==> design/flow/design.v <==
module alu_unit(
    input wire [3:0] alu_operand1,  
    input wire [3:0] alu_operand2,  
    input wire [2:0] alu_op,        
    output reg [3:0] alu_result,    
    output reg zero_flag,           
    output reg negative_flag,       
    output reg carry_flag,          
    output reg overflow_flag        
);
    always @(*) begin
        alu_result = 4'h0;
        zero_flag = 1'b0;
        negative_flag = 1'b0;
        carry_flag = 1'b0;
        overflow_flag = 1'b0;
        case (alu_op)
            3'b000: begin  
                alu_result = alu_operand1 + alu_operand2;
                carry_flag = (alu_operand1 + alu_operand2) > 4'b1111;  
                overflow_flag = ((!alu_operand1[3] && !alu_operand2[3] && alu_result[3]) || (alu_operand1[3] && alu_operand2[3] && !alu_result[3]));  
            end
            3'b001: begin  
                alu_result = alu_operand1 - alu_operand2;
                carry_flag = (alu_operand1 >= alu_operand2);  
                overflow_flag = ((alu_operand1[3] && !alu_operand2[3] && !alu_result[3]) || (!alu_operand1[3] && alu_operand2[3] && alu_result[3]));  
            end
            3'b010: begin  
                alu_result = alu_operand1 & alu_operand2;
            end
            3'b011: begin  
                alu_result = alu_operand1 | alu_operand2;
            end
            3'b100: begin  
                alu_result = alu_operand1 ^ alu_operand2;
            end
            3'b101: begin  
                alu_result = ($signed(alu_operand1) < $signed(alu_operand2)) ? 4'h1 : 4'h0;
            end
            default: begin
                alu_result = 4'h0;  
            end
        endcase
        if (alu_result == 4'h0)
            zero_flag = 1'b1;
        if (alu_result[3] == 1'b1)  
            negative_flag = 1'b1;
    end
endmodule
module archon_hazard_override_unit (
    input wire                 clk,  
    input wire                 rst_n,  
    input wire [7:0]           internal_entropy_score_val,  
    input wire [15:0]          chaos_score_val,             
    input wire                 anomaly_detected_val,        
    input wire [7:0]           branch_miss_rate_tracker,    
    input wire [7:0]           cache_miss_rate_tracker,     
    input wire [7:0]           exec_pressure_tracker,       
    input wire [1:0]           ml_predicted_action,  
    input wire [20:0]          scaled_flush_threshold,      
    input wire [20:0]          scaled_stall_threshold,      
    output reg                override_flush_sig,          
    output reg                override_stall_sig,          
    output reg [1:0]          hazard_detected_level        
);
    reg [3:0] W_entropy;  
    reg [3:0] W_chaos;  
    reg [3:0] W_branch;  
    reg [3:0] W_cache;  
    reg [3:0] W_exec;  
    wire [11:0] weighted_entropy_score;    
    wire [19:0] weighted_chaos_score;      
    wire [11:0] weighted_branch_miss_score;  
    wire [11:0] weighted_cache_miss_score;   
    wire [11:0] weighted_exec_pressure_score;  
    wire [20:0] total_combined_hazard_score;  
    always @(*) begin
        case (ml_predicted_action)
            2'b00: begin  
                W_entropy = 4'd8;    
                W_chaos   = 4'd7;
                W_branch  = 4'd5;    
                W_cache   = 4'd6;
                W_exec    = 4'd4;    
            end
            2'b01: begin  
                W_entropy = 4'd10;  
                W_chaos   = 4'd9;
                W_branch  = 4'd7;    
                W_cache   = 4'd8;
                W_exec    = 4'd3;    
            end
            2'b10: begin  
                W_entropy = 4'd12;  
                W_chaos   = 4'd11;
                W_branch  = 4'd9;    
                W_cache   = 4'd10;
                W_exec    = 4'd2;    
            end
            2'b11: begin  
                W_entropy = 4'd15;  
                W_chaos   = 4'd15;  
                W_branch  = 4'd13;  
                W_cache    = 4'd14;  
                W_exec    = 4'd1;    
            end
            default: begin  
                W_entropy = 4'd8; W_chaos = 4'd7; W_branch = 4'd5; W_cache = 4'd6; W_exec = 4'd4;
            end
        endcase
    end
    assign weighted_entropy_score   = internal_entropy_score_val * W_entropy;
    assign weighted_chaos_score     = chaos_score_val * W_chaos;
    assign weighted_branch_miss_score = branch_miss_rate_tracker * W_branch;
    assign weighted_cache_miss_score    = cache_miss_rate_tracker * W_cache;  
    assign weighted_exec_pressure_score = exec_pressure_tracker * W_exec;
    assign total_combined_hazard_score =
        weighted_entropy_score +
        weighted_chaos_score +
        weighted_branch_miss_score +
        weighted_cache_miss_score +
        weighted_exec_pressure_score;
    always @(*) begin
        override_flush_sig = 1'b0;  
        override_stall_sig = 1'b0;  
        hazard_detected_level = 2'b00;  
        if (anomaly_detected_val) begin
            override_flush_sig = 1'b1;
            hazard_detected_level = 2'b11;  
        end else begin
            if (total_combined_hazard_score > scaled_flush_threshold) begin
                override_flush_sig = 1'b1;
                hazard_detected_level = 2'b10;  
            end else if (total_combined_hazard_score > scaled_stall_threshold) begin
                override_stall_sig = 1'b1;
                hazard_detected_level = 2'b01;  
            end else begin
                override_flush_sig = 1'b0;
                override_stall_sig = 1'b0;
                hazard_detected_level = 2'b00;  
            end
        end
    end
endmodule
module branch_target_buffer(
    input wire clk,
    input wire reset,
    input wire [3:0] pc_in,              
    input wire [3:0] branch_resolved_pc,  
    input wire branch_resolved_pc_valid,  
    input wire [3:0] branch_resolved_target_pc,  
    input wire branch_resolved_taken,  
    output wire [3:0] predicted_next_pc,  
    output wire predicted_taken          
);
    reg [4:0] btb_table [0:15];  
    integer i;  
    assign predicted_next_pc = btb_table[pc_in][3:0];
    assign predicted_taken = btb_table[pc_in][4];
    always @(posedge clk or posedge reset) begin
        if (reset) begin
            for (i = 0; i < 16; i = i + 1) begin  
                btb_table[i] <= 5'b0_0000;
            end
        end else begin
            if (branch_resolved_pc_valid) begin
                btb_table[branch_resolved_pc] <= {branch_resolved_taken, branch_resolved_target_pc};
            end
        end
    end
endmodule
module chaos_detector(
    input wire clk,
    input wire reset,
    input wire branch_mispredicted,  
    input wire [3:0] mem_access_addr,  
    input wire [3:0] data_mem_read_data,  
    output reg [15:0] chaos_score_out  
);
    always @(posedge clk or posedge reset) begin
        if (reset) begin
            chaos_score_out <= 16'h0000;
        end else begin
            if (branch_mispredicted) begin
                chaos_score_out <= chaos_score_out + 16'h0100;  
            end
            if (mem_access_addr == 4'hF && data_mem_read_data == 4'h5) begin  
                chaos_score_out <= chaos_score_out + 16'h0050;
            end
            if (chaos_score_out > 16'h0000) begin
                chaos_score_out <= chaos_score_out - 16'h0001;
            end
        end
    end
endmodule
module data_mem(
    input wire clk,              
    input wire reset,            
    input wire mem_write_enable,  
    input wire mem_read_enable,   
    input wire [3:0] addr,        
    input wire [3:0] write_data,  
    output reg [3:0] read_data    
);
    reg [3:0] dmem [0:15];  
    integer i;  
    always @(posedge clk or posedge reset) begin
        if (reset) begin
            for (i = 0; i < 16; i = i + 1) begin
                dmem[i] <= 4'h0;
            end
        end else if (mem_write_enable) begin
            dmem[addr] <= write_data;
        end
    end
    always @(posedge clk or posedge reset) begin
        if (reset) begin
            read_data <= 4'h0;
        end else if (mem_read_enable) begin
            read_data <= dmem[addr];
        end
    end
endmodule
module entropy_trigger_decoder(
    input wire [7:0] entropy_in,     
    output reg [1:0] signal_class    
);
    parameter THRESHOLD_LOW_TO_MID = 8'd85;      
    parameter THRESHOLD_MID_TO_CRITICAL = 8'd170;  
    always @(*) begin
        if (entropy_in <= THRESHOLD_LOW_TO_MID) begin
            signal_class = 2'b00;  
        end else if (entropy_in <= THRESHOLD_MID_TO_CRITICAL) begin
            signal_class = 2'b01;  
        end else begin
            signal_class = 2'b10;  
        end
    end
endmodule
module fsm_entropy_overlay (
    input wire clk,
    input wire rst_n,  
    input wire [1:0] ml_predicted_action,     
    input wire [7:0] internal_entropy_score,  
    input wire internal_hazard_flag,          
    input wire [1:0] classified_entropy_level,  
    input wire [2:0] instr_type,              
    input wire analog_lock_override,          
    input wire analog_flush_override,         
    input wire quantum_override_signal,       
    input wire shock_detected_in,             
    input wire [1:0] mission_profile_in,        
    input wire override_authentication_valid_in,  
    input wire [7:0] entropy_threshold_fsm_in,  
    output reg [1:0] fsm_state,               
    output reg [7:0] entropy_log_out,         
    output reg [2:0] instr_type_log_out       
);
    localparam STATE_NORMAL    = 2'b00;  
    localparam STATE_STALL     = 2'b01;  
    localparam STATE_FLUSH     = 2'b10;  
    localparam STATE_LOCK      = 2'b11;  
    localparam ML_OK    = 2'b00;  
    localparam ML_STALL = 2'b01;  
    localparam ML_FLUSH = 2'b10;  
    localparam ML_LOCK  = 2'b11;  
    localparam ENTROPY_LOW      = 2'b00;  
    localparam ENTROPY_MID      = 2'b01;  
    localparam ENTROPY_CRITICAL = 2'b10;  
    localparam INSTR_TYPE_ALU    = 3'b000;  
    localparam INSTR_TYPE_LOAD   = 3'b001;  
    localparam INSTR_TYPE_STORE  = 3'b010;  
    localparam INSTR_TYPE_BRANCH = 3'b011;  
    localparam INSTR_TYPE_JUMP   = 3'b100;  
    localparam INSTR_TYPE_OTHER  = 3'b111;  
    localparam MISSION_NORMAL     = 2'b00;
    localparam MISSION_HIGH_THREAT= 2'b01;
    localparam MISSION_DIAGNOSTIC = 2'b10;
    reg [1:0] current_state, next_state;
    always @(posedge clk or negedge rst_n) begin
        if (!rst_n) begin
            current_state <= STATE_NORMAL;
            entropy_log_out <= 8'h00;
            instr_type_log_out <= INSTR_TYPE_OTHER;
        end else begin
            current_state <= next_state;
            entropy_log_out <= internal_entropy_score;
            instr_type_log_out <= instr_type;
        end
    end
    always @(*) begin
        next_state = current_state;
        if (quantum_override_signal) begin
            next_state = STATE_LOCK;
        end
        else if (override_authentication_valid_in && analog_lock_override) begin
            next_state = STATE_LOCK;
        end
        else if (override_authentication_valid_in && analog_flush_override) begin
            next_state = STATE_FLUSH;
        end
        else if (shock_detected_in) begin
            if (current_state == STATE_STALL || current_state == STATE_FLUSH) begin
                next_state = STATE_LOCK;
            end else begin  
                next_state = STATE_FLUSH;
            end
        end
        else begin
            case (current_state)
                STATE_NORMAL: begin
                    case (ml_predicted_action)
                        ML_STALL: next_state = STATE_STALL;
                        ML_FLUSH: next_state = STATE_FLUSH;
                        ML_LOCK:  next_state = STATE_LOCK;
                        default: begin  
                            if (internal_hazard_flag) begin
                                next_state = STATE_STALL;  
                            end
                            else if (classified_entropy_level == ENTROPY_CRITICAL) begin
                                if (mission_profile_in == MISSION_HIGH_THREAT) begin
                                    next_state = STATE_LOCK;  
                                end else begin
                                    next_state = STATE_FLUSH;
                                end
                            end
                            else if (internal_entropy_score > entropy_threshold_fsm_in) begin  
                                if (mission_profile_in == MISSION_HIGH_THREAT) begin
                                    next_state = STATE_FLUSH;  
                                end else begin
                                    next_state = STATE_STALL;  
                                end
                            end
                            else if (classified_entropy_level == ENTROPY_MID) begin
                                case (instr_type)
                                    INSTR_TYPE_BRANCH, INSTR_TYPE_JUMP: next_state = STATE_STALL;
                                    INSTR_TYPE_LOAD, INSTR_TYPE_STORE: begin
                                        if (mission_profile_in == MISSION_HIGH_THREAT) begin
                                            next_state = STATE_FLUSH;  
                                        end else begin
                                            next_state = STATE_STALL;
                                        end
                                    end
                                    default: next_state = STATE_NORMAL;  
                                endcase
                            end
                        end
                    endcase
                end
                STATE_STALL: begin
                    case (ml_predicted_action)
                        ML_FLUSH: next_state = STATE_FLUSH;
                        ML_LOCK:  next_state = STATE_LOCK;
                        default: begin  
                            if (ml_predicted_action == ML_OK &&
                                !internal_hazard_flag &&
                                classified_entropy_level == ENTROPY_LOW &&
                                internal_entropy_score <= entropy_threshold_fsm_in) begin
                                next_state = STATE_NORMAL;  
                            end
                        end
                    endcase
                end
                STATE_FLUSH: begin
                    case (ml_predicted_action)
                        ML_LOCK: next_state = STATE_LOCK;
                        default: begin  
                            if (ml_predicted_action == ML_OK &&
                                !internal_hazard_flag &&
                                classified_entropy_level == ENTROPY_LOW &&
                                internal_entropy_score <= entropy_threshold_fsm_in) begin
                                next_state = STATE_NORMAL;  
                            end
                            else if (ml_predicted_action == ML_STALL) begin
                                next_state = STATE_STALL;
                            end
                        end
                    endcase
                end
                STATE_LOCK: begin
                    if (!quantum_override_signal &&
                        !(override_authentication_valid_in && analog_lock_override) &&  
                        !shock_detected_in &&  
                        ml_predicted_action != ML_LOCK &&  
                        !internal_hazard_flag &&  
                        classified_entropy_level != ENTROPY_CRITICAL &&  
                        internal_entropy_score <= entropy_threshold_fsm_in) begin  
                        next_state = STATE_NORMAL;  
                    end else begin
                        next_state = STATE_LOCK;  
                    end
                end
                default:
                    next_state = STATE_NORMAL;  
            endcase
        end
    end
    always @(*) begin  
        fsm_state = current_state;
    end
endmodule
module instruction_ram(
    input wire clk,              
    input wire reset,            
    input wire [3:0] pc_in,      
    output wire [15:0] instr_opcode  
);
    reg [15:0] rom_data;
    always @(*) begin
        case (pc_in)
            4'd0: rom_data = 16'h1234;
            4'd1: rom_data = 16'h2452;
            4'd2: rom_data = 16'h3678;
            4'd3: rom_data = 16'h4891;
            4'd4: rom_data = 16'h5ABA;
            4'd5: rom_data = 16'h6CDE;
            4'd6: rom_data = 16'h7F01;
            4'd7: rom_data = 16'h8002;
            4'd8: rom_data = 16'h9123;
            default: rom_data = 16'h0000;
        endcase
    end
    assign instr_opcode = rom_data;
endmodule
module pattern_detector(
    input clk,
    input reset,
    input wire zero_flag_current,
    input wire negative_flag_current,
    input wire carry_flag_current,
    input wire overflow_flag_current,
    output wire anomaly_detected_out  
);
    parameter HISTORY_DEPTH = 3;  
    reg [HISTORY_DEPTH-1:0] zero_flag_history;
    reg [HISTORY_DEPTH-1:0] negative_flag_history;
    reg [HISTORY_DEPTH-1:0] carry_flag_history;
    reg [HISTORY_DEPTH-1:0] overflow_flag_history;
    always @(posedge clk or posedge reset) begin
        if (reset) begin
            zero_flag_history <= 'b0;
            negative_flag_history <= 'b0;
            carry_flag_history <= 'b0;
            overflow_flag_history <= 'b0;
        end else begin
            zero_flag_history <= {zero_flag_history[HISTORY_DEPTH-2:0], zero_flag_current};
            negative_flag_history <= {negative_flag_history[HISTORY_DEPTH-2:0], negative_flag_current};
            carry_flag_history <= {carry_flag_history[HISTORY_DEPTH-2:0], carry_flag_current};
            overflow_flag_history <= {overflow_flag_history[HISTORY_DEPTH-2:0], overflow_flag_current};
        end
    end
    wire pattern1_match;
    wire pattern2_match;
    assign pattern1_match = (!zero_flag_history[2]) && (negative_flag_history[1]) && (carry_flag_history[0]);
    assign pattern2_match = (carry_flag_history[2]) && (!overflow_flag_history[1]) && (!zero_flag_history[0]);
    assign anomaly_detected_out = pattern1_match || pattern2_match;
endmodule
module quantum_entropy_detector(
    input wire clk,
    input wire reset,
    input wire [3:0] instr_opcode,  
    input wire [3:0] alu_result,    
    input wire zero_flag,           
    output reg [7:0] entropy_score_out  
);
    always @(posedge clk or posedge reset) begin
        if (reset) begin
            entropy_score_out <= 8'h00;
        end else begin
            if (instr_opcode != 4'h9) begin  
                if (alu_result == 4'h0 && !zero_flag) begin  
                    entropy_score_out <= entropy_score_out + 8'h10;  
                end else if (entropy_score_out < 8'hFF) begin  
                    entropy_score_out <= entropy_score_out + 8'h01;
                end
            end else begin
                if (entropy_score_out > 8'h00)
                    entropy_score_out <= entropy_score_out - 8'h01;
            end
        end
    end
endmodule
module register_file(
    input wire clk,              
    input wire reset,            
    input wire regfile_write_enable,  
    input wire [2:0] write_addr,  
    input wire [3:0] write_data,  
    input wire [2:0] read_addr1,  
    input wire [2:0] read_addr2,  
    output wire [3:0] read_data1,  
    output wire [3:0] read_data2   
);
    reg [3:0] registers [0:7];
    integer i;  
    always @(posedge clk or posedge reset) begin
        if (reset) begin
            for (i = 0; i < 8; i = i + 1) begin  
                registers[i] <= 4'h0;
            end
        end else if (regfile_write_enable) begin
            if (write_addr != 3'b000) begin
                registers[write_addr] <= write_data;
            end
        end
    end
    assign read_data1 = (read_addr1 == 3'b000) ? 4'h0 : registers[read_addr1];  
    assign read_data2 = (read_addr2 == 3'b000) ? 4'h0 : registers[read_addr2];  
endmodule
module entropy_shock_filter (
    input wire clk,
    input wire reset,  
    input wire [7:0] analog_entropy_in,  
    output reg shock_detected
);
reg [7:0] prev_sample;  
reg [7:0] delta;        
parameter [7:0] THRESHOLD = 8'd20;  
always @(posedge clk or posedge reset) begin
    if (reset) begin
        prev_sample <= 8'd0;
        delta <= 8'd0;
        shock_detected <= 1'b0;
    end else begin
        if (analog_entropy_in > prev_sample) begin
            delta <= analog_entropy_in - prev_sample;
        end else begin
            delta <= prev_sample - analog_entropy_in;
        end
        prev_sample <= analog_entropy_in;
        if (delta > THRESHOLD) begin
            shock_detected <= 1'b1;
        end else begin
            shock_detected <= 1'b0;
        end
    end
end
endmodule
module trigger_authorizer (
    input wire clk,                   
    input wire rst_n,                 
    input wire [7:0] entropy_score,   
    input wire analog_spike_detected, 
    input wire ml_risk_flag,          
    input wire manual_lock,           
    output wire enable_fire            
);
    localparam [2:0]  
        IDLE            = 3'b000,  
        CHECK           = 3'b001,  
        READY_TO_FIRE   = 3'b010,  
        LOCKED          = 3'b011,  
        FORCED_ABORT    = 3'b100;  
    reg [2:0] current_state;  
    reg [2:0] next_state;     
    localparam ENTROPY_FIRE_THRESHOLD = 8'd100;  
    reg enable_fire_pulse_reg;
    always @(posedge clk or negedge rst_n) begin
        if (!rst_n) begin
            current_state <= IDLE;
            enable_fire_pulse_reg <= 1'b0;
        end else begin
            current_state <= next_state;
            if (next_state == READY_TO_FIRE && current_state != READY_TO_FIRE) begin
                enable_fire_pulse_reg <= 1'b1;  
            end else begin
                enable_fire_pulse_reg <= 1'b0;  
            end
        end
    end
    always @(*) begin
        next_state = current_state;
        if (manual_lock) begin
            next_state = LOCKED;  
        end
        else if (analog_spike_detected || ml_risk_flag || (entropy_score >= ENTROPY_FIRE_THRESHOLD)) begin
            next_state = FORCED_ABORT;  
        end
        else begin
            case (current_state)
                IDLE: begin
                    next_state = CHECK;
                end
                CHECK: begin
                    if (!analog_spike_detected && !ml_risk_flag && (entropy_score < ENTROPY_FIRE_THRESHOLD) && !manual_lock) begin
                        next_state = READY_TO_FIRE;  
                    end else begin
                        next_state = IDLE;
                    end
                end
                READY_TO_FIRE: begin
                    next_state = IDLE;
                end
                LOCKED: begin
                    next_state = LOCKED;  
                end
                FORCED_ABORT: begin
                    next_state = FORCED_ABORT;  
                end
                default: begin
                    next_state = IDLE;
                end
            endcase
        end
    end
    assign enable_fire = enable_fire_pulse_reg;
endmodule
module pipeline_cpu(
    input wire clk,
    input wire reset,  
    input wire [15:0] external_entropy_in,  
    input wire [7:0] analog_entropy_raw_in,  
    input wire [1:0] ml_predicted_action,  
    input wire ml_risk_flag_in,          
    input wire manual_lock_in,           
    input wire internal_hazard_flag_for_fsm,  
    input wire analog_lock_override_in,   
    input wire analog_flush_override_in,  
    input wire quantum_override_signal_in,  
    input wire [1:0] mission_profile_in,         
    input wire override_authentication_valid_in,  
    input wire [7:0] entropy_threshold_fsm_in,   
    output wire [3:0] debug_pc,          
    output wire [15:0] debug_instr,       
    output wire debug_stall,             
    output wire debug_flush,             
    output wire debug_lock,              
    output wire [7:0] debug_fsm_entropy_log,  
    output wire [2:0] debug_fsm_instr_type_log,  
    output wire debug_hazard_flag,       
    output wire [1:0] debug_fsm_state,   
    output wire debug_shock_detected,    
    output wire [1:0] debug_classified_entropy,  
    output wire enable_fire_pulse_out     
);
    wire rst_n = ~reset;
    reg [3:0] pc_reg;
    wire [15:0] if_instr;
    wire [3:0] if_pc_plus_1;
    reg [3:0] next_pc;
    reg [3:0] if_id_pc_plus_1_reg;
    reg [15:0] if_id_instr_reg;
    wire [3:0] id_pc_plus_1;
    wire [15:0] id_instr;
    wire [3:0] id_operand1;
    wire [3:0] id_operand2;
    wire [2:0] id_rs1_addr;
    wire [2:0] id_rs2_addr;
    wire [2:0] id_rd_addr;
    reg [2:0] id_alu_op;
    wire [3:0] id_immediate;
    wire id_reg_write_enable;
    wire id_mem_read_enable;
    wire id_mem_write_enable;
    wire id_is_branch_inst;
    wire id_is_jump_inst;
    wire [3:0] id_branch_target;
    reg [2:0] instr_type_to_fsm_comb;
    reg [2:0] instr_type_to_fsm_reg;     
    wire [3:0] ex_opcode_from_ex_stage;  
    reg [3:0] id_ex_pc_plus_1_reg;
    reg [3:0] id_ex_operand1_reg;
    reg [3:0] id_ex_operand2_reg;
    reg [2:0] id_ex_rd_addr_reg;
    reg [2:0] id_ex_alu_op_reg;
    reg id_ex_reg_write_enable_reg;
    reg id_ex_mem_read_enable_reg;
    reg id_ex_mem_write_enable_reg;
    reg id_ex_is_branch_inst_reg;
    reg id_ex_is_jump_inst_reg;
    reg [3:0] id_ex_branch_target_reg;
    reg [15:0] id_ex_instr_reg;
    reg [3:0] id_ex_branch_pc_reg;
    wire [3:0] ex_alu_operand1;
    wire [3:0] ex_alu_operand2;
    wire [3:0] ex_alu_result;
    wire ex_zero_flag;
    wire ex_negative_flag;
    wire ex_carry_flag;
    wire ex_overflow_flag;
    wire [2:0] ex_rd_addr;
    wire ex_reg_write_enable;
    wire ex_mem_read_enable;
    wire ex_mem_write_enable;
    wire ex_is_branch_inst;
    wire ex_is_jump_inst;
    wire [3:0] ex_branch_target;
    wire [3:0] ex_branch_pc;
    reg [3:0] ex_mem_alu_result_reg;
    reg [3:0] ex_mem_mem_write_data_reg;
    reg [2:0] ex_mem_rd_addr_reg;
    reg ex_mem_reg_write_enable_reg;
    reg ex_mem_mem_read_enable_reg;
    reg ex_mem_mem_write_enable_reg;
    reg ex_mem_zero_flag_reg;
    reg ex_mem_is_branch_inst_reg;
    reg ex_mem_is_jump_inst_reg;
    reg [3:0] ex_mem_pc_plus_1_reg;
    reg [3:0] ex_mem_branch_target_reg;
    reg [3:0] ex_mem_branch_pc_reg;
    wire [3:0] mem_read_data;
    wire [3:0] mem_alu_result;
    wire [2:0] mem_rd_addr;
    wire mem_reg_write_enable;
    wire mem_mem_read_enable;
    wire mem_mem_write_enable;
    wire [3:0] mem_mem_addr;
    wire branch_actual_taken;
    wire branch_mispredicted_local;
    reg branch_mispredicted;
    wire [3:0] branch_resolved_pc;
    wire [3:0] branch_resolved_target_pc;
    reg [3:0] mem_wb_write_data_reg;
    reg [2:0] mem_wb_rd_addr_reg;
    reg mem_wb_reg_write_enable_reg;
    wire [3:0] wb_write_data;
    wire [2:0] wb_rd_addr;
    wire wb_reg_write_enable;
    wire pipeline_stall;
    wire pipeline_flush;
    reg [7:0] exec_pressure_counter;
    reg [7:0] cache_miss_rate_dummy;  
    wire aho_override_flush_req;
    wire aho_override_stall_req;
    wire [1:0] aho_hazard_level;
    wire new_fsm_internal_hazard_flag;
    wire [1:0] new_fsm_control_signal;
    wire [7:0] new_fsm_entropy_log;
    wire [2:0] new_fsm_instr_type_log;
    wire shock_detected_internal;  
    localparam AHO_SCALED_FLUSH_THRESH = 21'd1000000;  
    localparam AHO_SCALED_STALL_THRESH = 21'd500000;   
    wire [1:0] classified_entropy_level_wire;  
    wire [7:0] debug_branch_miss_rate;
    reg [7:0] branch_miss_rate_counter;
    wire pd_anomaly_detected_out;
    wire pd_reset;  
    wire trigger_enable_fire_internal;
    instruction_ram i_imem (
        .clk(clk),
        .reset(reset),
        .pc_in(pc_reg),
        .instr_opcode(if_instr)
    );
    register_file i_regfile (
        .clk(clk),
        .reset(reset),
        .regfile_write_enable(wb_reg_write_enable),
        .write_addr(wb_rd_addr),
        .write_data(wb_write_data),
        .read_addr1(id_rs1_addr),
        .read_addr2(id_rs2_addr),
        .read_data1(id_operand1),
        .read_data2(id_operand2)
    );
    alu_unit i_alu (
        .alu_operand1(ex_alu_operand1),
        .alu_operand2(ex_alu_operand2),
        .alu_op(id_ex_alu_op_reg),
        .alu_result(ex_alu_result),
        .zero_flag(ex_zero_flag),
        .negative_flag(ex_negative_flag),
        .carry_flag(ex_carry_flag),
        .overflow_flag(ex_overflow_flag)
    );
    data_mem i_dmem (
        .clk(clk),
        .reset(reset),
        .mem_write_enable(mem_mem_write_enable),
        .mem_read_enable(mem_mem_read_enable),
        .addr(mem_mem_addr),
        .write_data(ex_mem_mem_write_data_reg),
        .read_data(mem_read_data)
    );
    wire [3:0] if_btb_predicted_next_pc;
    wire if_btb_predicted_taken;
    branch_target_buffer i_btb (
        .clk(clk),
        .reset(reset),
        .pc_in(pc_reg),
        .branch_resolved_pc(branch_resolved_pc),
        .branch_resolved_pc_valid(ex_mem_is_branch_inst_reg || ex_mem_is_jump_inst_reg),
        .branch_resolved_target_pc(branch_resolved_target_pc),
        .branch_resolved_taken(branch_actual_taken),
        .predicted_next_pc(if_btb_predicted_next_pc),
        .predicted_taken(if_btb_predicted_taken)
    );
    wire [3:0] qed_instr_opcode_input;
    assign qed_instr_opcode_input = id_ex_instr_reg[15:12];
    wire qed_reset = reset;
    wire [7:0] qed_entropy_score_out;  
    quantum_entropy_detector i_qed (
        .clk(clk),
        .reset(qed_reset),
        .instr_opcode(qed_instr_opcode_input),
        .alu_result(ex_alu_result),
        .zero_flag(ex_zero_flag),
        .entropy_score_out(qed_entropy_score_out)
    );
    wire cd_reset = reset;
    wire [15:0] cd_chaos_score_out;
    chaos_detector i_chaos_detector (
        .clk(clk),
        .reset(cd_reset),
        .branch_mispredicted(branch_mispredicted),
        .mem_access_addr(mem_mem_addr),
        .data_mem_read_data(mem_read_data),
        .chaos_score_out(cd_chaos_score_out)
    );
    assign pd_reset = reset;  
    pattern_detector i_pattern_detector (
        .clk(clk),
        .reset(pd_reset),
        .zero_flag_current(ex_zero_flag),
        .negative_flag_current(ex_negative_flag),
        .carry_flag_current(ex_carry_flag),
        .overflow_flag_current(ex_overflow_flag),
        .anomaly_detected_out(pd_anomaly_detected_out)
    );
    entropy_shock_filter u_entropy_shock_filter (
        .clk(clk),
        .reset(reset),
        .analog_entropy_in(analog_entropy_raw_in),
        .shock_detected(shock_detected_internal)  
    );
    always @(posedge clk or posedge reset) begin
        if (reset) begin
            branch_miss_rate_counter <= 8'h0;
        end else begin
            if (~pipeline_stall && ~pipeline_flush) begin
                if (branch_mispredicted) begin
                    if (branch_miss_rate_counter < 8'hFF) begin
                        branch_miss_rate_counter <= branch_miss_rate_counter + 8'h1;
                    end
                end else begin  
                    if (branch_miss_rate_counter > 8'h0) begin
                        branch_miss_rate_counter <= branch_miss_rate_counter - 8'h1;
                    end
                end  
            end
        end
    end
    assign debug_branch_miss_rate = branch_miss_rate_counter;
    archon_hazard_override_unit i_aho (
        .clk(clk),
        .rst_n(rst_n),
        .internal_entropy_score_val(qed_entropy_score_out),
        .chaos_score_val(cd_chaos_score_out),
        .anomaly_detected_val(pd_anomaly_detected_out),
        .branch_miss_rate_tracker(debug_branch_miss_rate),
        .cache_miss_rate_tracker(cache_miss_rate_dummy),
        .exec_pressure_tracker(exec_pressure_counter),
        .ml_predicted_action(ml_predicted_action),  
        .scaled_flush_threshold(AHO_SCALED_FLUSH_THRESH),
        .scaled_stall_threshold(AHO_SCALED_STALL_THRESH),
        .override_flush_sig(aho_override_flush_req),
        .override_stall_sig(aho_override_stall_req),
        .hazard_detected_level(aho_hazard_level)
    );
    entropy_trigger_decoder i_entropy_decoder (
        .entropy_in(analog_entropy_raw_in),  
        .signal_class(classified_entropy_level_wire)
    );
    assign ex_opcode_from_ex_stage = id_ex_instr_reg[15:12];
    always @(*) begin
        case (ex_opcode_from_ex_stage)
            4'h1, 4'h2, 4'h3, 4'h6: instr_type_to_fsm_comb = 3'b000;  
            4'h4:                   instr_type_to_fsm_comb = 3'b001;  
            4'h5:                   instr_type_to_fsm_comb = 3'b010;  
            4'h7:                   instr_type_to_fsm_comb = 3'b011;  
            4'h8:                   instr_type_to_fsm_comb = 3'b100;  
            default:                instr_type_to_fsm_comb = 3'b111;  
        endcase
    end
    always @(posedge clk or posedge reset) begin
        if (reset) begin
            instr_type_to_fsm_reg <= 3'b111;  
        end else begin
            if (~pipeline_stall && ~pipeline_flush) begin
                instr_type_to_fsm_reg <= instr_type_to_fsm_comb;
            end
        end
    end
    assign new_fsm_internal_hazard_flag = aho_override_flush_req || aho_override_stall_req || internal_hazard_flag_for_fsm;
    fsm_entropy_overlay i_entropy_fsm (
        .clk(clk),
        .rst_n(rst_n),
        .ml_predicted_action(ml_predicted_action),  
        .internal_entropy_score(qed_entropy_score_out),
        .internal_hazard_flag(new_fsm_internal_hazard_flag),
        .classified_entropy_level(classified_entropy_level_wire),
        .instr_type(instr_type_to_fsm_reg),
        .analog_lock_override(analog_lock_override_in),
        .analog_flush_override(analog_flush_override_in),
        .quantum_override_signal(quantum_override_signal_in),
        .shock_detected_in(shock_detected_internal),  
        .mission_profile_in(mission_profile_in),
        .override_authentication_valid_in(override_authentication_valid_in),
        .entropy_threshold_fsm_in(entropy_threshold_fsm_in),
        .fsm_state(new_fsm_control_signal),
        .entropy_log_out(new_fsm_entropy_log),
        .instr_type_log_out(new_fsm_instr_type_log)
    );
    trigger_authorizer i_trigger_authorizer (
        .clk(clk),
        .rst_n(rst_n),
        .entropy_score(qed_entropy_score_out),  
        .analog_spike_detected(shock_detected_internal),  
        .ml_risk_flag(ml_risk_flag_in),          
        .manual_lock(manual_lock_in),            
        .enable_fire(trigger_enable_fire_internal)  
    );
    assign enable_fire_pulse_out = trigger_enable_fire_internal;
    wire entropy_ctrl_stall;
    wire entropy_ctrl_flush;
    assign entropy_ctrl_stall = 1'b0;
    assign entropy_ctrl_flush = 1'b0;
    assign pipeline_flush = (new_fsm_control_signal == 2'b10) ||  
                            (new_fsm_control_signal == 2'b11) ||  
                            entropy_ctrl_flush;                    
    assign pipeline_stall = (new_fsm_control_signal == 2'b01) ||  
                            (new_fsm_control_signal == 2'b11) ||  
                            entropy_ctrl_stall;                    
    always @(posedge clk or posedge reset) begin
        if (reset) begin
            exec_pressure_counter <= 8'h0;
            cache_miss_rate_dummy <= 8'h0;
        end else begin
            if (pipeline_flush) begin
                exec_pressure_counter <= 8'h0;
                cache_miss_rate_dummy <= 8'h0;
            end else if (~pipeline_stall) begin
                if (id_ex_instr_reg[15:12] != 4'h9) begin  
                    if (exec_pressure_counter < 8'hFF) begin
                        exec_pressure_counter <= exec_pressure_counter + 8'h1;
                    end
                end else begin  
                    if (exec_pressure_counter > 8'h0) begin
                        exec_pressure_counter <= exec_pressure_counter - 8'h1;
                    end
                end  
                if (cache_miss_rate_dummy < 8'hFF && (exec_pressure_counter % 5 == 0)) begin
                    cache_miss_rate_dummy <= cache_miss_rate_dummy + 8'h1;
                end else if (cache_miss_rate_dummy > 8'h0 && (exec_pressure_counter % 7 == 0)) begin
                    cache_miss_rate_dummy <= cache_miss_rate_dummy - 8'h1;
                end
            end
        end
    end
    assign if_pc_plus_1 = pc_reg + 4'b0001;
    always @(posedge clk or posedge reset) begin
        if (reset) begin
            pc_reg <= 4'h0;
        end else begin
            if (pipeline_flush) begin
                pc_reg <= 4'h0;
            end else if (pipeline_stall) begin
                pc_reg <= pc_reg;
            end else begin  
                pc_reg <= next_pc;
            end  
        end
    end
    always @(*) begin
        next_pc = if_pc_plus_1;
        if (ex_mem_is_jump_inst_reg) begin
            next_pc = ex_mem_branch_target_reg;
        end else if (ex_mem_is_branch_inst_reg) begin
            if (branch_actual_taken) begin
                next_pc = ex_mem_branch_target_reg;
            end else begin  
                next_pc = ex_mem_pc_plus_1_reg;
            end  
        end else if (if_btb_predicted_taken) begin
            next_pc = if_btb_predicted_next_pc;
        end
    end
    always @(posedge clk or posedge reset) begin
        if (reset) begin
            if_id_pc_plus_1_reg <= 4'h0;
            if_id_instr_reg <= 16'h0000;
        end else begin
            if (~pipeline_flush && ~pipeline_stall) begin
                if_id_pc_plus_1_reg <= if_pc_plus_1;
                if_id_instr_reg <= if_instr;
            end
        end
    end
    assign id_pc_plus_1 = if_id_pc_plus_1_reg;
    assign id_instr = if_id_instr_reg;
    wire [3:0] id_opcode = id_instr[15:12];
    assign id_rd_addr = id_instr[11:9];
    assign id_rs1_addr = id_instr[8:6];
    assign id_rs2_addr = id_instr[5:3];
    assign id_immediate = {1'b0, id_instr[2:0]};
    assign id_reg_write_enable = (id_opcode == 4'h1 || id_opcode == 4'h2 || id_opcode == 4'h3 ||
                                  id_opcode == 4'h4 || id_opcode == 4'h6 || id_opcode == 4'h0);
    assign id_mem_read_enable  = (id_opcode == 4'h4);
    assign id_mem_write_enable = (id_opcode == 4'h5);
    assign id_is_branch_inst   = (id_opcode == 4'h7);
    assign id_is_jump_inst     = (id_opcode == 4'h8);
    assign id_branch_target     = id_instr[3:0];
    always @(*) begin
        case (id_opcode)
            4'h1: id_alu_op = 3'b000;  
            4'h2: id_alu_op = 3'b000;  
            4'h3: id_alu_op = 3'b001;  
            4'h4: id_alu_op = 3'b000;  
            4'h5: id_alu_op = 3'b000;  
            4'h6: id_alu_op = 3'b100;  
            4'h7: id_alu_op = 3'b001;  
            default: id_alu_op = 3'b000;  
        endcase
    end
    wire ex_mem_writes_to_rs1_id = ex_mem_reg_write_enable_reg && (ex_mem_rd_addr_reg == id_rs1_addr);
    wire ex_mem_writes_to_rs2_id = ex_mem_reg_write_enable_reg && (ex_mem_rd_addr_reg == id_rs2_addr);
    wire mem_wb_writes_to_rs1_id = mem_wb_reg_write_enable_reg && (mem_wb_rd_addr_reg == id_rs1_addr);
    wire mem_wb_writes_to_rs2_id = mem_wb_reg_write_enable_reg && (mem_wb_rd_addr_reg == id_rs2_addr);
    wire [3:0] forward_operand1 = (ex_mem_writes_to_rs1_id && (id_rs1_addr != 3'b000)) ? ex_mem_alu_result_reg :
                                  (mem_wb_writes_to_rs1_id && (id_rs1_addr != 3'b000)) ? mem_wb_write_data_reg :
                                  id_operand1;
    wire [3:0] forward_operand2 = (ex_mem_writes_to_rs2_id && (id_rs2_addr != 3'b000)) ? ex_mem_alu_result_reg :
                                  (mem_wb_writes_to_rs2_id && (id_rs2_addr != 3'b000)) ? mem_wb_write_data_reg :
                                  id_operand2;
    always @(posedge clk or posedge reset) begin
        if (reset) begin
            id_ex_pc_plus_1_reg <= 4'h0;
            id_ex_operand1_reg <= 4'h0;
            id_ex_operand2_reg <= 4'h0;
            id_ex_rd_addr_reg <= 3'h0;
            id_ex_alu_op_reg <= 3'h0;
            id_ex_reg_write_enable_reg <= 1'b0;
            id_ex_mem_read_enable_reg <= 1'b0;
            id_ex_mem_write_enable_reg <= 1'b0;
            id_ex_is_branch_inst_reg <= 1'b0;
            id_ex_is_jump_inst_reg <= 1'b0;
            id_ex_branch_target_reg <= 4'h0;
            id_ex_instr_reg <= 16'h0000;
            id_ex_branch_pc_reg <= 4'h0;
        end else begin
            if (~pipeline_flush && ~pipeline_stall) begin
                id_ex_pc_plus_1_reg <= id_pc_plus_1;
                id_ex_operand1_reg <= forward_operand1;
                id_ex_operand2_reg <= (id_opcode == 4'h2 || id_opcode == 4'h4 || id_opcode == 4'h5) ? id_immediate : forward_operand2;
                id_ex_rd_addr_reg <= id_rd_addr;
                id_ex_alu_op_reg <= id_alu_op;
                id_ex_reg_write_enable_reg <= id_reg_write_enable;
                id_ex_mem_read_enable_reg <= id_mem_read_enable;
                id_ex_mem_write_enable_reg <= id_mem_write_enable;
                id_ex_is_branch_inst_reg <= id_is_branch_inst;
                id_ex_is_jump_inst_reg <= id_is_jump_inst;
                id_ex_branch_target_reg <= id_branch_target;
                id_ex_instr_reg <= id_instr;
                id_ex_branch_pc_reg <= id_pc_plus_1 - 4'h1;
            end
        end
    end
    assign ex_alu_operand1 = id_ex_operand1_reg;
    assign ex_alu_operand2 = id_ex_operand2_reg;
    assign ex_rd_addr = id_ex_rd_addr_reg;
    assign ex_reg_write_enable = id_ex_reg_write_enable_reg;
    assign ex_mem_read_enable = id_ex_mem_read_enable_reg;
    assign ex_mem_write_enable = id_ex_mem_write_enable_reg;
    assign ex_is_branch_inst = id_ex_is_branch_inst_reg;
    assign ex_is_jump_inst = id_ex_is_jump_inst_reg;
    assign ex_branch_target = id_ex_branch_target_reg;
    assign ex_branch_pc = id_ex_branch_pc_reg;
    wire [3:0] actual_branch_target_calc;
    assign actual_branch_target_calc = ex_branch_pc + ex_branch_target;
    always @(posedge clk or posedge reset) begin
        if (reset) begin
            ex_mem_alu_result_reg       <= 4'h0;
            ex_mem_mem_write_data_reg   <= 4'h0;
            ex_mem_rd_addr_reg          <= 3'h0;
            ex_mem_reg_write_enable_reg <= 1'b0;
            ex_mem_mem_read_enable_reg  <= 1'b0;
            ex_mem_mem_write_enable_reg <= 1'b0;
            ex_mem_zero_flag_reg        <= 1'b0;
            ex_mem_is_branch_inst_reg   <= 1'b0;
            ex_mem_is_jump_inst_reg     <= 1'b0;
            ex_mem_pc_plus_1_reg        <= 4'h0;
            ex_mem_branch_target_reg    <= 4'h0;
            ex_mem_branch_pc_reg        <= 4'h0;
        end else begin
            if (~pipeline_flush && ~pipeline_stall) begin
                ex_mem_alu_result_reg       <= ex_alu_result;
                ex_mem_mem_write_data_reg   <= ex_alu_operand2;
                ex_mem_rd_addr_reg          <= ex_rd_addr;
                ex_mem_reg_write_enable_reg <= ex_reg_write_enable;
                ex_mem_mem_read_enable_reg  <= ex_mem_read_enable;
                ex_mem_mem_write_enable_reg <= ex_mem_write_enable;
                ex_mem_zero_flag_reg        <= ex_zero_flag;
                ex_mem_is_branch_inst_reg   <= ex_is_branch_inst;
                ex_mem_is_jump_inst_reg     <= ex_is_jump_inst;
                ex_mem_pc_plus_1_reg        <= id_ex_pc_plus_1_reg;
                ex_mem_branch_target_reg    <= actual_branch_target_calc;
                ex_mem_branch_pc_reg        <= ex_branch_pc;
            end
        end
    end
    assign mem_alu_result = ex_mem_alu_result_reg;
    assign mem_rd_addr = ex_mem_rd_addr_reg;
    assign mem_reg_write_enable = ex_mem_reg_write_enable_reg;
    assign mem_mem_read_enable = ex_mem_mem_read_enable_reg;
    assign mem_mem_write_enable = ex_mem_mem_write_enable_reg;
    assign mem_mem_addr = ex_mem_alu_result_reg;
    assign branch_actual_taken = ex_mem_is_branch_inst_reg && ex_mem_zero_flag_reg;
    assign branch_resolved_pc = ex_mem_branch_pc_reg;
    assign branch_resolved_target_pc = ex_mem_branch_target_reg;
    assign branch_mispredicted_local =
        (ex_mem_is_branch_inst_reg || ex_mem_is_jump_inst_reg) ?
            (ex_mem_is_branch_inst_reg ?
                ((if_btb_predicted_taken != branch_actual_taken) ||
                 (branch_actual_taken && (if_btb_predicted_next_pc != branch_resolved_target_pc))) :
                (ex_mem_is_jump_inst_reg && (if_btb_predicted_next_pc != branch_resolved_target_pc))) : 1'b0;
    always @(posedge clk or posedge reset) begin
        if (reset) begin
            branch_mispredicted <= 1'b0;
        end else begin
            if (~pipeline_stall && ~pipeline_flush) begin
                branch_mispredicted <= branch_mispredicted_local;
            end
        end
    end
    always @(posedge clk or posedge reset) begin
        if (reset) begin
            mem_wb_write_data_reg <= 4'h0;
            mem_wb_rd_addr_reg <= 3'h0;
            mem_wb_reg_write_enable_reg <= 1'b0;
        end else begin
            if (~pipeline_flush && ~pipeline_stall) begin
                if (mem_mem_read_enable) begin
                    mem_wb_write_data_reg <= mem_read_data;
                end else begin  
                    mem_wb_write_data_reg <= mem_alu_result;
                end  
                mem_wb_rd_addr_reg <= mem_rd_addr;
                mem_wb_reg_write_enable_reg <= mem_reg_write_enable;
            end
        end
    end
    assign wb_write_data = mem_wb_write_data_reg;
    assign wb_rd_addr = mem_wb_rd_addr_reg;
    assign wb_reg_write_enable = mem_wb_reg_write_enable_reg;
    assign debug_pc = pc_reg;
    assign debug_instr = if_instr;
    assign debug_stall = pipeline_stall;
    assign debug_flush = pipeline_flush;
    assign debug_lock = (new_fsm_control_signal == 2'b11);
    assign debug_fsm_entropy_log = new_fsm_entropy_log;
    assign debug_fsm_instr_type_log = new_fsm_instr_type_log;
    assign debug_hazard_flag = new_fsm_internal_hazard_flag;
    assign debug_fsm_state = new_fsm_control_signal;
    assign debug_shock_detected = shock_detected_internal;
    assign debug_classified_entropy = classified_entropy_level_wire;
endmodule
module archon_top (
    input wire clk,
    input wire reset,  
    input wire [15:0] external_entropy_in,  
    input wire [7:0] analog_entropy_raw,    
    input wire [1:0] ml_predicted_action,  
    input wire ml_risk_flag_top,           
    input wire manual_lock_top,            
    input wire analog_lock_override,
    input wire analog_flush_override,
    input wire quantum_override_signal,  
    input wire [1:0] mission_profile,          
    input wire override_authentication_valid,  
    input wire [7:0] entropy_threshold_fsm,    
    output wire [3:0] cpu_debug_pc,
    output wire [15:0] cpu_debug_instr,
    output wire cpu_debug_stall,
    output wire cpu_debug_flush,
    output wire cpu_debug_lock,
    output wire [7:0] cpu_debug_fsm_entropy_log,
    output wire [2:0] cpu_debug_fsm_instr_type_log,
    output wire cpu_debug_hazard_flag,
    output wire [1:0] cpu_debug_fsm_state,
    output wire cpu_debug_shock_detected,
    output wire [1:0] cpu_debug_classified_entropy,
    output wire system_enable_fire_pulse  
);
    wire archon_top_internal_hazard_to_cpu = 1'b0;  
    pipeline_cpu u_pipeline_cpu (
        .clk(clk),
        .reset(reset),
        .external_entropy_in(external_entropy_in),
        .analog_entropy_raw_in(analog_entropy_raw),
        .ml_predicted_action(ml_predicted_action),  
        .ml_risk_flag_in(ml_risk_flag_top),
        .manual_lock_in(manual_lock_top),
        .internal_hazard_flag_for_fsm(archon_top_internal_hazard_to_cpu),
        .analog_lock_override_in(analog_lock_override),
        .analog_flush_override_in(analog_flush_override),
        .quantum_override_signal_in(quantum_override_signal),
        .mission_profile_in(mission_profile),
        .override_authentication_valid_in(override_authentication_valid),
        .entropy_threshold_fsm_in(entropy_threshold_fsm),
        .debug_pc(cpu_debug_pc),
        .debug_instr(cpu_debug_instr),
        .debug_stall(cpu_debug_stall),
        .debug_flush(cpu_debug_flush),
        .debug_lock(cpu_debug_lock),
        .debug_fsm_entropy_log(cpu_debug_fsm_entropy_log),
        .debug_fsm_instr_type_log(cpu_debug_fsm_instr_type_log),
        .debug_hazard_flag(cpu_debug_hazard_flag),
        .debug_fsm_state(cpu_debug_fsm_state),
        .debug_shock_detected(cpu_debug_shock_detected),
        .debug_classified_entropy(cpu_debug_classified_entropy),
        .enable_fire_pulse_out(system_enable_fire_pulse)
    );
endmodule
==> design/flow/run.sh <==
#!/bin/bash
# the make line also repeats each setting of config.mk as NAME=value (left out here)
make -C /OpenROAD-flow-scripts/flow DESIGN_CONFIG=/design/flow/config.mk WORK_HOME=/design/flow/orfs CLKGATE_MAP_FILE= finish
==> design/flow/config.mk <==
export PLATFORM = sky130hd
export DESIGN_NAME = archon_top
export DESIGN_NICKNAME = archon_top
export VERILOG_FILES = /design/flow/design.v
export SDC_FILE = /design/flow/constraint.sdc
export NUM_CORES = 4
export LEC_CHECK = 0
export CAP_MARGIN = 20
export CORE_MARGIN = 2
export CORE_UTILIZATION = 28
export SLEW_MARGIN = 20
==> design/flow/constraint.sdc <==
create_clock -name core_clock -period 17.8 [get_ports {clk}]
set_input_delay 3.5600 -clock core_clock [delete_from_list [all_inputs] [get_ports {clk}]]
set_output_delay 3.5600 -clock core_clock [all_outputs]
set_load 0.01 [all_outputs]
==> PnR_summary.wiki, run 1 <==
== Implementation results ==
{| class="wikitable"
! Metric !! Value
|-
| Maximum ir drop on the vdd rail || between 0.00006 and 0.00007 V
|-
| Slew HR || 0.214
|-
| Compound-cell area share of the yosys netlist || 0.143
|-
| Worst r2r dst || u_pipeline_cpu.i_entropy_fsm.current_state[0]
|-
| Antenna violations before repair || 0
|-
| Startpoint of the worst register-to-register path || u_pipeline_cpu.exec_pressure_counter[5]
|-
| TritonCTS clock tree || yes
|-
| Dpl cell area || 0.0296 mm²
|-
| Cells after Synth || about 2800
|-
| Total half-perimeter wirelength after legalization and detailed placement || 50000 µm
|-
| Top contributor to total power || registers
|-
| PortBufs || roughly 68
|-
| Number of fill cells in the layout || a little over 10000
|-
| Maximum level of the CTS H-tree || 2
|-
| Total of max-cap violations || 0
|-
| Worst setup slack after placement || 1570 ps
|-
| Final number of setup-violating endpoints || 0
|-
| Post-layout util || 0.318
|-
| Overall fraction of global-route tracks in use || 0.135
|-
| Synth top cells by count || sky130_fd_sc_hd__dfrtp_1 (358), sky130_fd_sc_hd__inv_1 (282), sky130_fd_sc_hd__mux2_2 (225)
|-
| Post-CTS Resized || 0
|-
| Leak || ~14 nW
|-
| Average detailed-routed wire length per instance || 16.8 µm
|-
| Cells along the critical path || clkdlybuf4s50_1 > clkinv_1 > ha_1 > or2_2 > and2_1 > fa_1 > fa_1 > fa_1 > fa_1 > fa_1 > fa_1 > fa_1 > ha_1 > or3_1 > a211oi_2 > o21a_1 > xnor2_1 > or4_1 > o41a_1 > a41oi_2 > inv_1 > clkdlybuf4s50_1
|-
| Die Width || 318 µm
|-
| Number of cells on the worst reg-to-reg path || 22
|-
| EDFF count, synth || 0
|-
| Data required time of the critical path || 14240 ps
|-
| Synth cell types || 98
|-
| CORE AREA || 0.0981 mm²
|-
| Sequential power || slightly below 1 mW
|-
| Final sum of negative setup slack || 0 ps
|-
| Largest incremental delay on the critical path || 610 ps
|-
| Number of placed cells counting well taps || between 4000 and 5000
|-
| Most frequent cell after synthesis || sky130_fd_sc_hd__dfrtp_1
|-
| Antenna-violating nets left || 0
|-
| Synth warn || 17
|-
| Async SR Flop Fraction || 1.00
|-
| CTS hold repair buffers || 0
|-
| Detailed-route via count || 20600
|-
| Kind of path behind the tightest hold check || register to register
|-
| Drc violations || 0
|-
| Total combinational power || 0.569 mW
|-
| Critical-path cell with the highest stage delay || sky130_fd_sc_hd__a41oi_2
|-
| Number of warnings in the stage logs || ~80
|-
| Final GP Congestion || 0.845
|-
| Portion of the post-synthesis area used by sequential elements || 0.331
|-
| Outcome || timing/DRC/antenna clean
|-
| Total number of clock tree sinks || 366
|-
| Capture point of the worst path || cpu_debug_hazard_flag
|-
| Top FF cell, synth || sky130_fd_sc_hd__dfrtp_1
|-
| Crit path time final || 16190 ps
|-
| Share of power burned in the clock network || 0.381
|-
| Power density of the placed cells || 79.6 mW/mm²
|-
| Xor-xnor portion of the synthesized cell area || 0.0259
|-
| CTS Buffer Depth || 3
|-
| CP Launch Type || input pin
|-
| Largest cells by area after synthesis || sky130_fd_sc_hd__dfrtp_1 (32%), sky130_fd_sc_hd__fa_1 (10%), sky130_fd_sc_hd__ha_1 (9.2%), sky130_fd_sc_hd__mux2_2 (9.2%), sky130_fd_sc_hd__inv_1 (3.8%)
|-
| Worst Setup End Kind || output port
|-
| Layout overhead on the synthesized area || 12.6%
|-
| Top Family by Delay on Critical Path || adder cells
|-
| Mux contribution to synthesized area || 0.111
|-
| Crit-path most repeated cell || sky130_fd_sc_hd__fa_1
|-
| Reg-to-reg slack, setup || 9480 ps
|-
| First-pass GRT wire length || 112000 µm
|-
| Yosys cell count || about 2800
|-
| Synthesized area per cell || a little under 10 µm²
|-
| Slew Limit Fails || 0
|-
| Via density || 4.99
|-
| Sequential cell fraction of total power || 0.390
|-
| Final Cell Area || ~0.031 mm²
|-
| Unrepaired setup endpoints after global routing || false
|-
| Simple-Gate Area Share || 0.134
|-
| Clock network power consumption || 0.945 mW
|-
| Share of total power in combinational logic || 0.229
|-
| Area reported by Yosys stat || 0.0277 mm²
|-
| Adder share || 0.197
|-
| Clock slew at reported path FFs || 60 ps
|-
| Hold violation count in the final report || 0
|-
| Area leader share || 0.324
|-
| Final Non-Filler Cells || 4129
|-
| Switch share || 0.327
|-
| Via count of the first global-routing pass || between 20000 and 25000
|-
| Worst setup startpoint || ml_predicted_action[0]
|-
| Largest driver fanout on the critical path || 15
|-
| Die outline area || 0.101 mm²
|-
| Die boundary height || around 320 µm
|-
| Synthesized cell area || 0.0277 mm²
|-
| Clk Tree Root Cell || sky130_fd_sc_hd__clkbuf_16
|-
| Actual slew at the worst max-slew pin || 1150 ps
|-
| Synthesized flop and latch total || ~370
|-
| CTS Buf Count || 45
|-
| Routed WL || 69300 µm
|-
| Switching power || 0.811 mW
|-
| Worst Path Buf+Inv || 4
|-
| Synthesized netlist net count || around 3200
|-
| Largest family of logic cells by area || adder cells
|-
| Number of cell rows || roughly 120
|-
| IO Pins || 85
|-
| Worst setup path category || input pin to output port
|-
| Clk Latency, worst-skew pair || 600 ps
|-
| Hold Path Cell Cnt || 0
|-
| Post-route setup slack || 1610 ps
|-
| Post-synthesis cell type with the largest combined area || sky130_fd_sc_hd__dfrtp_1
|-
| Total antenna diodes in the routed design || 0
|-
| Final-stage net count || around 3200
|-
| Core utilization before placement || 0.282
|-
| Total gr overflow || 0
|-
| Pin count of the biggest net entering global routing || between 100 and 150
|-
| Arrival time at the worst endpoint || 12630 ps
|-
| Power Internal || 1.67 mW
|-
| Number of DRC markers after the initial detailed-route iteration || around 1300
|-
| WP depth || 22
|-
| Final clock period utilization by the worst path || 0.909
|-
| Highest attainable clock frequency || 61.8 MHz
|-
| Worst clock skew || 19.2 ps
|-
| Count of buffers added by post-CTS timing repair for setup || 0
|-
| Detailed-router iteration count before antenna repair || 7
|}
cell type report:
| type | instances | area (µm²) | share of cell area |
|---|---|---|---|
| Inverter | 285 | 1080 | 0.0346 |
| Sequential cell | 366 | 9170 | 0.294 |
| Clock buffer | 61 | 1280 | 0.0409 |
| Clock inverter | 21 | 245 | 0.00787 |
| Timing Repair Buffer | 94 | 876 | 0.0281 |
| Multi-Input combinational cell | 2015 | 16900 | 0.543 |
| Tap cell | 1287 | 1610 | 0.0517 |
routing by layer:
metal | GRT usage | routed length (µm)
met2 | 0.209 | 30800
met4 | 0.0339 | 1320
met1 | 0.193 | 33000
met5 | 0 | 0
met3 | 0.0257 | 4160
stage by stage:
step	total power, mW	hold WS [ps]
6_report	2.48	349
5_1_grt	2.63	354
4_1_cts	2.52	351
3_5_place_dp	1.55	335
3_3_place_gp	1.54	333
2_1_floorplan	1.37	331
==> inputs of run 2 (changes only) <==
- ABC_AREA: default -> 0
- CAP_MARGIN: 20 -> 15
- CORE_ASPECT_RATIO: default -> 0.93
- CORE_MARGIN: 2 -> 9
- CORE_UTILIZATION: 28 -> 69
- GPL_ROUTABILITY_DRIVEN: default -> 0
- MAX_ROUTING_LAYER: default -> met5
- PLACE_DENSITY_LB_ADDON: default -> 0.22
- SETUP_SLACK_MARGIN: default -> 0.76
- SLEW_MARGIN: 20 -> 0
- TNS_END_PERCENT: default -> 95
- clock period: 17.8 -> 10.2 ns (I/O delays scaled with it)
==> PnR_summary.wiki, run 2 <==
== Implementation results ==
{| class="wikitable"
! Metric !! Value
|-
| Final number of setup-violating endpoints || 1 (+1)
|-
| Switch share || 0.327 (about the same)
|-
| Xor-xnor portion of the synthesized cell area || 0.0259 (unchanged)
|-
| Synthesized area per cell || 9.89 µm² (unchanged)
|-
| Largest family of logic cells by area || adder cells
|-
| Yosys cell count || 2799 (unchanged)
|-
| Antenna-violating nets left || 0 (unchanged)
|-
| Total of max-cap violations || 0 (unchanged)
|-
| Layout overhead on the synthesized area || 11.9%
|-
| Synthesized netlist net count || 3192 (unchanged)
|-
| WP depth || 25 (+14%)
|-
| Top contributor to total power || registers
|-
| Unrepaired setup endpoints after global routing || true
|-
| Startpoint of the worst register-to-register path || u_pipeline_cpu.exec_pressure_counter[5]
|-
| Detailed-route via count || 22300 (+8.0%)
|-
| TritonCTS clock tree || yes
|-
| Synth warn || 17 (unchanged)
|-
| Final clock period utilization by the worst path || 1.06 (+0.155)
|-
| Worst setup path category || input pin to output port
|-
| Via count of the first global-routing pass || 22600 (+12%)
|-
| Hold violation count in the final report || 0 (unchanged)
|-
| Capture point of the worst path || cpu_debug_hazard_flag
|-
| Power density of the placed cells || 143 mW/mm² (+80%)
|-
| Compound-cell area share of the yosys netlist || 0.143 (unchanged)
|-
| Final-stage net count || 3273 (+2.3%)
|-
| Slew Limit Fails || 0 (unchanged)
|-
| Antenna violations before repair || 0 (unchanged)
|-
| FF+latch area || 0.00917 mm² (unchanged)
|-
| Largest driver fanout on the critical path || 7 (-8)
|-
| Synthesized cell area || 0.0277 mm² (unchanged)
|-
| Core utilization before placement || 0.701 (+0.419)
|-
| Maximum ir drop on the vdd rail || 0.000202 V (+190%)
|-
| Worst clock skew || 31.0 ps (+11.8 ps)
|-
| Simple-Gate Area Share || 0.134 (unchanged)
|-
| Number of fill cells in the layout || 2454 (-76%)
|-
| Reg-to-reg slack, setup || 2530 ps (-6950 ps)
|-
| Sequential cell fraction of total power || 0.383 (-0.007)
|-
| Arrival time at the worst endpoint || 8820 ps (-3810 ps)
|-
| Area leader share || 0.324 (unchanged)
|-
| Total combinational power || 1.17 mW (+110%)
|-
| Combinational gate area || 0.0171 mm² (+1.2%)
|-
| Number of cells on the worst reg-to-reg path || 32 (+45%)
|-
| Overall fraction of global-route tracks in use || 0.300 (+0.165)
|-
| Final Non-Filler Cells || 3452 (-16%)
|-
| Total half-perimeter wirelength after legalization and detailed placement || 49900 µm (-0.10%)
|-
| Die outline area || 0.0477 mm² (-53%)
|-
| Largest incremental delay on the critical path || 620 ps (about the same)
|-
| Synthesized flop and latch total || 366 (unchanged)
|-
| Top Family by Delay on Critical Path || adder cells
|-
| Worst r2r dst || u_pipeline_cpu.cache_miss_rate_dummy[7]
|-
| IO Pins || 85 (unchanged)
|-
| Highest attainable clock frequency || 92.1 MHz
|-
| SO Viols || negative setup slack
|-
| Total gr overflow || 0 (unchanged)
|-
| Clk Tree Root Cell || sky130_fd_sc_hd__clkbuf_16
|-
| EDFF count, synth || 0 (unchanged)
|-
| Crit-path most repeated cell || sky130_fd_sc_hd__fa_1
|-
| Die Width || 226 µm (-29%)
|-
| CP Launch Type || input pin
|-
| Outcome || finished with violations
|-
| Worst Path Buf+Inv || 8 (+4)
|-
| Actual slew at the worst max-slew pin || 1120 ps (-29.4 ps)
|-
| Data required time of the critical path || 8160 ps (-6080 ps)
|-
| Pin count of the biggest net entering global routing || 113 (-1.7%)
|-
| Power Internal || 2.98 mW (+79%)
|-
| Number of warnings in the stage logs || 83 (+3.8%)
|-
| Largest cells by area after synthesis || sky130_fd_sc_hd__dfrtp_1 (32%), sky130_fd_sc_hd__fa_1 (10%), sky130_fd_sc_hd__ha_1 (9.2%), sky130_fd_sc_hd__mux2_2 (9.2%), sky130_fd_sc_hd__inv_1 (3.8%)
|-
| PortBufs || 68 (unchanged)
|-
| Top FF cell, synth || sky130_fd_sc_hd__dfrtp_1
|-
| Switching power || 1.45 mW (+79%)
|-
| Routed WL || 71400 µm (+3.0%)
|-
| CTS Buf Count || 40 (-11%)
|-
| Total antenna diodes in the routed design || 0 (unchanged)
|-
| Hold Path Cell Cnt || 0 (unchanged)
|-
| Post-synthesis cell type with the largest combined area || sky130_fd_sc_hd__dfrtp_1
|-
| Clock slew at reported path FFs || 60 ps (about the same)
|-
| Worst Setup End Kind || output port
|-
| Final sum of negative setup slack || -655 ps (-655 ps)
|-
| Die boundary height || 211 µm (-34%)
|-
| Power after layout || 4.43 mW (+79%)
|-
| Number of placed cells counting well taps || 3368 (-17%)
|-
| Number of cell rows || 70 (-39%)
|-
| Most frequent cell after synthesis || sky130_fd_sc_hd__dfrtp_1
|-
| Crit path time final || 10860 ps
|-
| Async SR Flop Fraction || 1.00 (unchanged)
|-
| CORE AREA || 0.0395 mm² (-60%)
|-
| Sequential power || 1.70 mW (+76%)
|-
| Area reported by Yosys stat || 0.0277 mm² (unchanged)
|-
| Total number of clock tree sinks || 366 (unchanged)
|-
| Critical-path cell with the highest stage delay || sky130_fd_sc_hd__fa_1
|-
| Clk Latency, worst-skew pair || 590 ps (about the same)
|-
| Leak || 14.7 nW (+2.3%)
|-
| Drc violations || 0 (unchanged)
|-
| Clock network power consumption || 1.57 mW (+66%)
|-
| Worst setup startpoint || ml_predicted_action[0]
|-
| Share of power burned in the clock network || 0.354 (-0.027)
|-
| Final Cell Area || 0.0310 mm² (-0.68%)
|-
| Dpl cell area || 0.0292 mm² (-1.4%)
|-
| Adder share || 0.197 (unchanged)
|-
| Portion of the post-synthesis area used by sequential elements || 0.331 (unchanged)
|-
| Average detailed-routed wire length per instance || 20.7 µm (+23%)
|-
| Mux contribution to synthesized area || 0.111 (unchanged)
|-
| Via density || 6.45 (+29%)
|-
| Cells after Synth || 2799 (unchanged)
|-
| Synth cell types || 98 (unchanged)
|-
| CTS Buffer Depth || 3 (unchanged)
|-
| Kind of path behind the tightest hold check || register to register
|-
| Synth top cells by count || sky130_fd_sc_hd__dfrtp_1 (358), sky130_fd_sc_hd__inv_1 (282), sky130_fd_sc_hd__mux2_2 (225)
|-
| First-pass GRT wire length || 117000 µm (+4.4%)
|-
| Post-route setup slack || -655 ps (-2270 ps)
|-
| Detailed-router iteration count before antenna repair || 8 (+1)
|-
| Share of total power in combinational logic || 0.263 (+0.034)
|-
| Number of DRC markers after the initial detailed-route iteration || 2673 (+100%)
|-
| Maximum level of the CTS H-tree || 2 (unchanged)
|-
| Slew HR || 0.253 (+0.0394)
|}
==> run 2: layout make-up <==
type                    instances  share of cell area
clock buffers                  52              0.0351
clock inverters                22              0.0107
inverters                     285              0.0349
multi-input cells            2015               0.553
flip-flops and latches        366               0.296
well taps                     540              0.0218
repair buffers                172              0.0482
==> run 2: timing repair <==
| action | CTS | global route |
|---|---|---|
| gates cloned | 0 | 0 |
| endpoints found under the setup margin | 3 | 2 |
| hold buffers | 0 | 0 |
| gates resized | 65 | 11 |
| setup buffers | 10 | 0 |
| pin swaps | 67 | 13 |
==> run 2: per-layer routing <==
metal,GRT usage,up-vias,part of all wire
met1,0.392,11000,0.40
met4,0.0997,0,0.029
met2,0.500,1114,0.49
met3,0.0521,198,0.082
met5,0,-,0
li1,-,9916,-
==> run 2: stage by stage <==
stage / worst slack, ps / utilization / hold WS (ps)
final: -655 / 0.784 / 347
after global routing: -847 / 0.784 / 355
after CTS: -562 / 0.782 / 350
after detailed placement: -1910 / 0.740 / 340
after global placement: -1800 / 0.740 / 334
after floorplan: -1470 / - / 331
==> inputs of run 3 (changes only) <==
- CAP_MARGIN: 15 -> 0
- CELL_PAD_IN_SITES_DETAIL_PLACEMENT: default -> 2
- CELL_PAD_IN_SITES_GLOBAL_PLACEMENT: default -> 3
- CORE_ASPECT_RATIO: 0.93 -> 0.56
- CORE_MARGIN: 9 -> 4
- CTS_CLUSTER_DIAMETER: default -> 369
- CTS_CLUSTER_SIZE: default -> 77
- GPL_ROUTABILITY_DRIVEN: 0 -> 1
- MIN_ROUTING_LAYER: default -> met2
- SETUP_SLACK_MARGIN: 0.76 -> 1.76
==> PnR_summary.wiki, run 3 <==
== Implementation results ==
{| class="wikitable"
! Metric !! Value
|-
| Outcome || aborted with a tool error
|-
| Failed at || 3_1_place_gp_skip_io
|-
| Error that halted the flow || [ERROR FLW-0024] Place density exceeds 1.0 (current PLACE_DENSITY_LB_ADDON =  0.22). Please check if the value of  PLACE_DENSITY_LB_ADDON is between 0 and 0.99.
|-
| Die Width || 276 µm (+22%)
|-
| Die boundary height || 158 µm (-25%)
|-
| Portion of the post-synthesis area used by sequential elements || 0.331 (unchanged)
|-
| Adder share || 0.197 (unchanged)
|-
| Area reported by Yosys stat || 0.0277 mm² (unchanged)
|-
| Synthesized netlist net count || 3192 (unchanged)
|-
| Largest cells by area after synthesis || sky130_fd_sc_hd__dfrtp_1 (32%), sky130_fd_sc_hd__fa_1 (10%), sky130_fd_sc_hd__ha_1 (9.2%), sky130_fd_sc_hd__mux2_2 (9.2%), sky130_fd_sc_hd__inv_1 (3.8%)
|-
| Compound-cell area share of the yosys netlist || 0.143 (unchanged)
|-
| Yosys cell count || 2799 (unchanged)
|-
| Synth top cells by count || sky130_fd_sc_hd__dfrtp_1 (358), sky130_fd_sc_hd__inv_1 (282), sky130_fd_sc_hd__mux2_2 (225)
|-
| Synthesized flop and latch total || 366 (unchanged)
|-
| EDFF count, synth || 0 (unchanged)
|-
| Number of cell rows || 54 (-23%)
|-
| Xor-xnor portion of the synthesized cell area || 0.0259 (unchanged)
|-
| Synth cell types || 98 (unchanged)
|-
| Synth warn || 17 (unchanged)
|-
| CORE AREA || 0.0393 mm² (-0.62%)
|-
| Cells after Synth || 2799 (unchanged)
|-
| Async SR Flop Fraction || 1.00 (unchanged)
|-
| Simple-Gate Area Share || 0.134 (unchanged)
|-
| Core utilization before placement || 0.705 (+0.00438)
|-
| Mux contribution to synthesized area || 0.111 (unchanged)
|-
| Most frequent cell after synthesis || sky130_fd_sc_hd__dfrtp_1
|-
| Synthesized cell area || 0.0277 mm² (unchanged)
|-
| Largest family of logic cells by area || adder cells
|-
| Die outline area || 0.0435 mm² (-8.7%)
|-
| Post-synthesis cell type with the largest combined area || sky130_fd_sc_hd__dfrtp_1
|-
| Area leader share || 0.324 (unchanged)
|-
| Top FF cell, synth || sky130_fd_sc_hd__dfrtp_1
|-
| Synthesized area per cell || 9.89 µm² (unchanged)
|}
Power and IR drop assume default switching activity.
